==> inputs of job 9780 <==
## sig_altmult_add
module sig_altmult_add
(
	input signed [15:0] dataa, datab, datac, datad,
	input 		clock, aclr,
	output reg 	[32:0] result
);
clock: 5.48 ns
lec_check: 0
cap_margin: 20
core_margin: 2
core_utilization: 72
cts_cluster_size: 57
max_routing_layer: met4
place_density_lb_addon: 0.01
slew_margin: 20
tns_end_percent: 40
run.sh (not shown) runs the stock make flow with config.mk's settings and CLKGATE_MAP_FILE=.
==> job 7012 (differences from job 9780) <==
Settings changed: ABC_AREA set to 0, CORE_ASPECT_RATIO set to 0.68, CORE_UTILIZATION 72 to 57, CTS_CLUSTER_SIZE 57 to 14, GPL_TIMING_DRIVEN set to 1, MAX_ROUTING_LAYER met4 to unset, MIN_ROUTING_LAYER set to met1, PLACE_DENSITY_LB_ADDON 0.01 to 0.03, TNS_END_PERCENT 40 to unset.
==> flow/constraint.sdc (replaced) <==
create_clock -name core_clock -period 9.8 [get_ports {clock}]
set_input_delay 1.9600 -clock core_clock [delete_from_list [all_inputs] [get_ports {clock}]]
set_output_delay 1.9600 -clock core_clock [all_outputs]
set_load 0.01 [all_outputs]
==> results <==
Job 9780 reached the layout checks and failed them: setup timing. Job 7012 went through all stages and came out clean.
Against job 9780, the cell count of job 7012 is smaller by 6.8%.
Utilization: job 7012 is lower than job 9780 (28 points).
Against job 9780, the first-iteration DRC count of job 7012 is lower by about 60%.

==> inputs of run a <==
==> flow/design.v <==
module sig_altmult_add
(
	input signed [15:0] dataa, datab, datac, datad,
	input 		clock, aclr,
	output reg 	[32:0] result
);
	reg signed	[15:0] dataa_reg, datab_reg, datac_reg, datad_reg;
	reg signed	[31:0] mult0_result, mult1_result;
	always @ (posedge clock or posedge aclr) begin
    	if (aclr) begin
			dataa_reg <= {16{1'b0}};
			datab_reg <= {16{1'b0}};
			datac_reg <= {16{1'b0}};
			datad_reg <= {16{1'b0}};
			mult0_result <= {32{1'b0}};
			mult1_result <= {32{1'b0}};
			result <= {33{1'b0}};
		end
		else begin
			dataa_reg <= dataa;
			datab_reg <= datab;
			datac_reg <= datac;
			datad_reg <= datad;
			mult0_result <= dataa_reg * datab_reg;
			mult1_result <= datac_reg * datad_reg;
			result <= mult0_result + mult1_result;
		end
	end
endmodule
==> flow/run.sh <==
#!/bin/bash
# the make line also repeats each setting of config.mk as NAME=value (left out here)
make -C /OpenROAD-flow-scripts/flow DESIGN_CONFIG=/design/flow/config.mk WORK_HOME=/design/flow/orfs CLKGATE_MAP_FILE= finish
==> flow/config.mk <==
export PLATFORM = sky130hd
export DESIGN_NAME = sig_altmult_add
export DESIGN_NICKNAME = sig_altmult_add
export VERILOG_FILES = /design/flow/design.v
export SDC_FILE = /design/flow/constraint.sdc
export NUM_CORES = 4
export LEC_CHECK = 0
export CAP_MARGIN = 20
export CORE_MARGIN = 2
export CORE_UTILIZATION = 57
export CTS_CLUSTER_DIAMETER = 211
export CTS_CLUSTER_SIZE = 42
export SETUP_SLACK_MARGIN = 1.44
export SLEW_MARGIN = 20
==> flow/constraint.sdc <==
create_clock -name core_clock -period 5.18 [get_ports {clock}]
set_input_delay 1.0360 -clock core_clock [delete_from_list [all_inputs] [get_ports {clock}]]
set_output_delay 1.0360 -clock core_clock [all_outputs]
set_load 0.01 [all_outputs]
==> run b (differences from run a) <==
CAP_MARGIN = 25   (was 20)
CORE_ASPECT_RATIO = 1.22   (was unset)
CORE_MARGIN = 3   (was 2)
CORE_UTILIZATION = 40   (was 57)
CTS_CLUSTER_DIAMETER = unset   (was 211)
CTS_CLUSTER_SIZE = 48   (was 42)
GPL_TIMING_DRIVEN = 0   (was unset)
SETUP_SLACK_MARGIN = unset   (was 1.44)
==> flow/constraint.sdc (replaced) <==
create_clock -name core_clock -period 7.0 [get_ports {clock}]
set_input_delay 1.4000 -clock core_clock [delete_from_list [all_inputs] [get_ports {clock}]]
set_output_delay 1.4000 -clock core_clock [all_outputs]
set_load 0.01 [all_outputs]
==> run c (differences from run a) <==
ABC_AREA = 1   (was unset)
CORE_UTILIZATION = 68   (was 57)
CTS_CLUSTER_DIAMETER = unset   (was 211)
CTS_CLUSTER_SIZE = 99   (was 42)
SETUP_SLACK_MARGIN = unset   (was 1.44)
TNS_END_PERCENT = 5   (was unset)
==> flow/constraint.sdc (replaced) <==
create_clock -name core_clock -period 4.01 [get_ports {clock}]
set_input_delay 0.8020 -clock core_clock [delete_from_list [all_inputs] [get_ports {clock}]]
set_output_delay 0.8020 -clock core_clock [all_outputs]
set_load 0.01 [all_outputs]
==> run d (differences from run a) <==
CORE_UTILIZATION = 72   (was 57)
CTS_CLUSTER_DIAMETER = 362   (was 211)
CTS_CLUSTER_SIZE = 47   (was 42)
PLACE_DENSITY_LB_ADDON = 0.01   (was unset)
SETUP_SLACK_MARGIN = unset   (was 1.44)
==> flow/constraint.sdc (replaced) <==
create_clock -name core_clock -period 5.43 [get_ports {clock}]
set_input_delay 1.0860 -clock core_clock [delete_from_list [all_inputs] [get_ports {clock}]]
set_output_delay 1.0860 -clock core_clock [all_outputs]
set_load 0.01 [all_outputs]
==> qor summary <==
item	run b	run d	run a	run c
Largest type area fraction	41.2%	41.2%	41.2%	37.4%
Run status	finished clean	failed layout checks	failed layout checks	failed layout checks
Layout check failures	-	setup timing	setup timing	setup timing
Antenna Diode Count	0	1	0	0
Post-placement cell count	3,519	3,368	3,546	4,421
Sequential standard cell area	4040 sq um	4090 sq um	4080 sq um	4070 sq um
Fmax	147 MHz	162 MHz	167 MHz	176 MHz
Adder-cell share of the synthesized area	50.8%	50.8%	50.8%	46.1%
Logic gate fraction of the total cell area	66.9%	62.9%	62.3%	60.9%

==> job 9877 <==
Starts from the design.v that is shown in full above.
==> flow/config.mk <==
export PLATFORM = sky130hd
export DESIGN_NAME = sig_altmult_add
export DESIGN_NICKNAME = sig_altmult_add
export VERILOG_FILES = /design/flow/design.v
export SDC_FILE = /design/flow/constraint.sdc
export NUM_CORES = 4
export LEC_CHECK = 0
export CAP_MARGIN = 10
export CELL_PAD_IN_SITES_DETAIL_PLACEMENT = 0
export CORE_MARGIN = 5
export CORE_UTILIZATION = 47
export CTS_CLUSTER_DIAMETER = 79
export GPL_ROUTABILITY_DRIVEN = 1
export GPL_TIMING_DRIVEN = 0
export HOLD_SLACK_MARGIN = 0.23
export MAX_ROUTING_LAYER = met4
export MIN_ROUTING_LAYER = met2
export PLACE_DENSITY_LB_ADDON = 0.1
export SETUP_SLACK_MARGIN = 0.72
export SLEW_MARGIN = 20
==> flow/constraint.sdc <==
create_clock -name core_clock -period 5.24 [get_ports {clock}]
set_input_delay 1.0480 -clock core_clock [delete_from_list [all_inputs] [get_ports {clock}]]
set_output_delay 1.0480 -clock core_clock [all_outputs]
set_load 0.01 [all_outputs]
==> job 219: changes against job 9877 <==
- CAP_MARGIN: 10 -> 20
- CELL_PAD_IN_SITES_DETAIL_PLACEMENT: 0 -> default
- CORE_MARGIN: 5 -> 2
- CORE_UTILIZATION: 47 -> 36
- CTS_CLUSTER_DIAMETER: 79 -> default
- GPL_ROUTABILITY_DRIVEN: 1 -> default
- GPL_TIMING_DRIVEN: 0 -> default
- HOLD_SLACK_MARGIN: 0.23 -> default
- MAX_ROUTING_LAYER: met4 -> default
- MIN_ROUTING_LAYER: met2 -> default
- PLACE_DENSITY_LB_ADDON: 0.1 -> default
- SETUP_SLACK_MARGIN: 0.72 -> default
==> flow/constraint.sdc (replaced) <==
create_clock -name core_clock -period 6.78 [get_ports {clock}]
set_input_delay 1.3560 -clock core_clock [delete_from_list [all_inputs] [get_ports {clock}]]
set_output_delay 1.3560 -clock core_clock [all_outputs]
set_load 0.01 [all_outputs]
==> impl_metrics.ini <==
; physical design summary
[global_route]
grt_pass1_vias = 29600
top_usage_layer = met3

[timing]
setup_ws_ns = -0.970
final-setup-viol-count = 39

[run_status]
violations = setup timing
status = complete, but fails checks
The numbers above come from job 9877.

==> impl_metrics.ini <==
; physical design summary
[run_status]
status = complete, no violations

[critical_path]
timing.rr.end = mult1_result[31]

[timing]
setup_ws_ns = 0.311
fin_crit_ns = 6.47
final-setup-viol-count = 0

[global_route]
grt_pass1_vias = 18800
top_usage_layer = met2

[route]
met3_length_um = 2500
The numbers above come from job 219.


==> inputs of 04-15 <==
Starts from the design.v that is shown in full above.
clock: 4.77 ns
lec_check: 0
cap_margin: 20
core_margin: 2
core_utilization: 59
slew_margin: 20
==> 12-13: changes against 04-15 <==
--- a/flow/config.mk
+++ b/flow/config.mk
@@ -5,7 +5,10 @@
 export SDC_FILE = /design/flow/constraint.sdc
 export NUM_CORES = 4
 export LEC_CHECK = 0
+export ABC_AREA = 1
 export CAP_MARGIN = 20
 export CORE_MARGIN = 2
-export CORE_UTILIZATION = 59
+export CORE_UTILIZATION = 72
+export CTS_CLUSTER_DIAMETER = 213
+export PLACE_DENSITY_LB_ADDON = 0.01
 export SLEW_MARGIN = 20
==> flow/constraint.sdc (replaced) <==
create_clock -name core_clock -period 5.14 [get_ports {clock}]
set_input_delay 1.0280 -clock core_clock [delete_from_list [all_inputs] [get_ports {clock}]]
set_output_delay 1.0280 -clock core_clock [all_outputs]
set_load 0.01 [all_outputs]
==> 07-07: changes against 04-15 <==
--- a/flow/config.mk
+++ b/flow/config.mk
@@ -7,5 +7,6 @@
 export LEC_CHECK = 0
 export CAP_MARGIN = 20
 export CORE_MARGIN = 2
-export CORE_UTILIZATION = 59
+export CORE_UTILIZATION = 72
+export PLACE_DENSITY_LB_ADDON = 0.01
 export SLEW_MARGIN = 20
==> flow/constraint.sdc (replaced) <==
create_clock -name core_clock -period 5.92 [get_ports {clock}]
set_input_delay 1.1840 -clock core_clock [delete_from_list [all_inputs] [get_ports {clock}]]
set_output_delay 1.1840 -clock core_clock [all_outputs]
set_load 0.01 [all_outputs]
==> out/metrics.csv <==
stage,metric,value,unit
outcome,outcome,finished with violations,
outcome,Blocking Checks,setup timing,
timing,PnR worst setup slack,-1.169,ns
cells_and_area,fin cells,3652,
min_path,Hold Crit Class,flop to flop,
grt,met2 usage,48.07,%
setup_path,Setup crit start kind,flop,
grt,Global Route met1 Usage,39.33,%
routing,wire length on met3,3109,um
timing,number of endpoints failing setup at the final stage,44,
That was 04-15.
==> out/metrics.csv <==
stage,metric,value,unit
outcome,outcome,finished with violations,
outcome,Blocking Checks,setup timing,
setup_path,Setup crit start kind,flop,
grt,Global Route met1 Usage,46.46,%
timing,number of endpoints failing setup at the final stage,4,
cells_and_area,fin cells,3362,
min_path,Hold Crit Class,flop to flop,
grt,met2 usage,60.32,%
timing,PnR worst setup slack,-0.1384,ns
That was 07-07.
==> out/metrics.csv <==
stage,metric,value,unit
synth,"count leader, synth",inv_1,
placed_design,gpl congestion,0.9777,
grt,Global Route met1 Usage,81.42,%
outcome,Stopped at,global routing,
synth,mux cell area share after synthesis,0,%
die,fp util,72.81,%
outcome,error msg,[ERROR GRT-0232] Routing congestion too high. Check the congestion heatmap in the GUI.,
outcome,outcome,did not finish,
clock_tree,root buffer selected by CTS,clkbuf_16,
synth,Yosys reg bits,161,
grt,met2 usage,95.74,%
synth,YS chip area,28140,um2
synth,"EDFF count, synth",0,
synth,Ys Warns,1,
clock_tree,CTS resizes,373,
That was 12-13.

==> inputs of trial 17 <==
// sig_altmult_add: RTL as listed in full above, without the edits since
==> flow/config.mk <==
export PLATFORM = sky130hd
export DESIGN_NAME = sig_altmult_add
export DESIGN_NICKNAME = sig_altmult_add
export VERILOG_FILES = /design/flow/design.v
export SDC_FILE = /design/flow/constraint.sdc
export NUM_CORES = 4
export LEC_CHECK = 0
export ABC_AREA = 1
export CAP_MARGIN = 10
export CELL_PAD_IN_SITES_DETAIL_PLACEMENT = 0
export CORE_MARGIN = 2
export CORE_UTILIZATION = 72
export CTS_CLUSTER_DIAMETER = 79
export CTS_CLUSTER_SIZE = 46
export GPL_ROUTABILITY_DRIVEN = 1
export MAX_ROUTING_LAYER = met5
export MIN_ROUTING_LAYER = met1
export PLACE_DENSITY = 0.87
export SETUP_SLACK_MARGIN = 0.72
export SLEW_MARGIN = 20
==> flow/constraint.sdc <==
create_clock -name core_clock -period 6.36 [get_ports {clock}]
set_input_delay 1.2720 -clock core_clock [delete_from_list [all_inputs] [get_ports {clock}]]
set_output_delay 1.2720 -clock core_clock [all_outputs]
set_load 0.01 [all_outputs]
==> inputs of build 60, as changes to trial 17 <==
ABC_AREA = default   (was 1)
CORE_UTILIZATION = 71   (was 72)
CTS_CLUSTER_SIZE = 35   (was 46)
PLACE_DENSITY = 0.36   (was 0.87)
SETUP_SLACK_MARGIN = 1.47   (was 0.72)
==> flow/constraint.sdc (replaced) <==
create_clock -name core_clock -period 4.94 [get_ports {clock}]
set_input_delay 0.9880 -clock core_clock [delete_from_list [all_inputs] [get_ports {clock}]]
set_output_delay 0.9880 -clock core_clock [all_outputs]
set_load 0.01 [all_outputs]
==> flow_metrics.env <==
# yosys + openroad results
export IMPL_run_status="finished clean"
export IMPL_clock_buffers=18
export IMPL_buffers=196
export IMPL_comb_area_share_pct=64.17
export IMPL_wl_met3_um=10730
export IMPL_inverters=1081
That was trial 17.
==> flow_metrics.env <==
# yosys + openroad results
export IMPL_run_status="finished with violations"
export IMPL_check_faults="setup timing"
export IMPL_fin_ws_ps=-1255
export IMPL_comb_area_share_pct=62.92
export IMPL_inverters=617
export IMPL_setup_violations=44
That was build 60.

==> job 9815 <==
// sig_altmult_add: RTL as listed in full above, without the edits since
make LEC_CHECK=0 CAP_MARGIN=20 CORE_MARGIN=2 CORE_UTILIZATION=59 SLEW_MARGIN=20 finish   # period 4.63 ns
==> job 1020: changes against job 9815 <==
Settings changed: ABC_AREA set to 1, CORE_UTILIZATION 59 to 72, CTS_CLUSTER_DIAMETER set to 198, CTS_CLUSTER_SIZE set to 47, PLACE_DENSITY_LB_ADDON set to 0.01, SETUP_SLACK_MARGIN set to 0.51.
==> flow/constraint.sdc (replaced) <==
create_clock -name core_clock -period 4.75 [get_ports {clock}]
set_input_delay 0.9500 -clock core_clock [delete_from_list [all_inputs] [get_ports {clock}]]
set_output_delay 0.9500 -clock core_clock [all_outputs]
set_load 0.01 [all_outputs]
==> qor summary <==
item                                                                              job 1020                    job 9815
Yosys top cell area share                                                            37.4%                       41.2%
Area fraction in mux cells                                                              0%                      0.196%
Yosys simple share                                                                   19.6%                       13.6%
Die width                                                                           202 um                      212 um
Number of instances in the placed design                                              4368                        3547
Synth Area in Adders                                                                 46.1%                       50.8%
Sequential-to-total area share from yosys stat                                       14.3%                       15.8%
Initial standard-cell utilization of the core                                        72.8%                       59.5%
Run status                                                          stopped before the end  complete, but fails checks
Last stage reached                                                                 5_1_grt                           -
Reasons for failing layout checks                                                        -                setup timing
Post-Synthesis Cell Area                                                      0.0281 sq mm                0.0255 sq mm
Library cells used by synthesis                                                         31                          71
Post-synthesis share of cell area spent on and-or and or-and gates                   2.39%                       6.37%
Post-CTS resize count                                                                  373                         200
Setup Buffers After CTS                                                                 58                          64
Standard-cell row count                                                                 72                          76
Area enclosed by the die boundary                                             0.0407 sq mm                0.0449 sq mm
Placeable Area                                                                0.0386 sq mm                0.0429 sq mm
Count of instantiated cells in the yosys netlist                                      3599                        2596
Post-placement worst setup slack                                                   -977 ps                    -1520 ps
Yosys chip area                                                               0.0281 sq mm                0.0255 sq mm
Post-Synthesis Cells                                                                  3599                        2596
Xor/xnor share of the synthesized area                                               1.68%                       3.05%
Global placer's final weighted congestion                                            0.956                       0.903
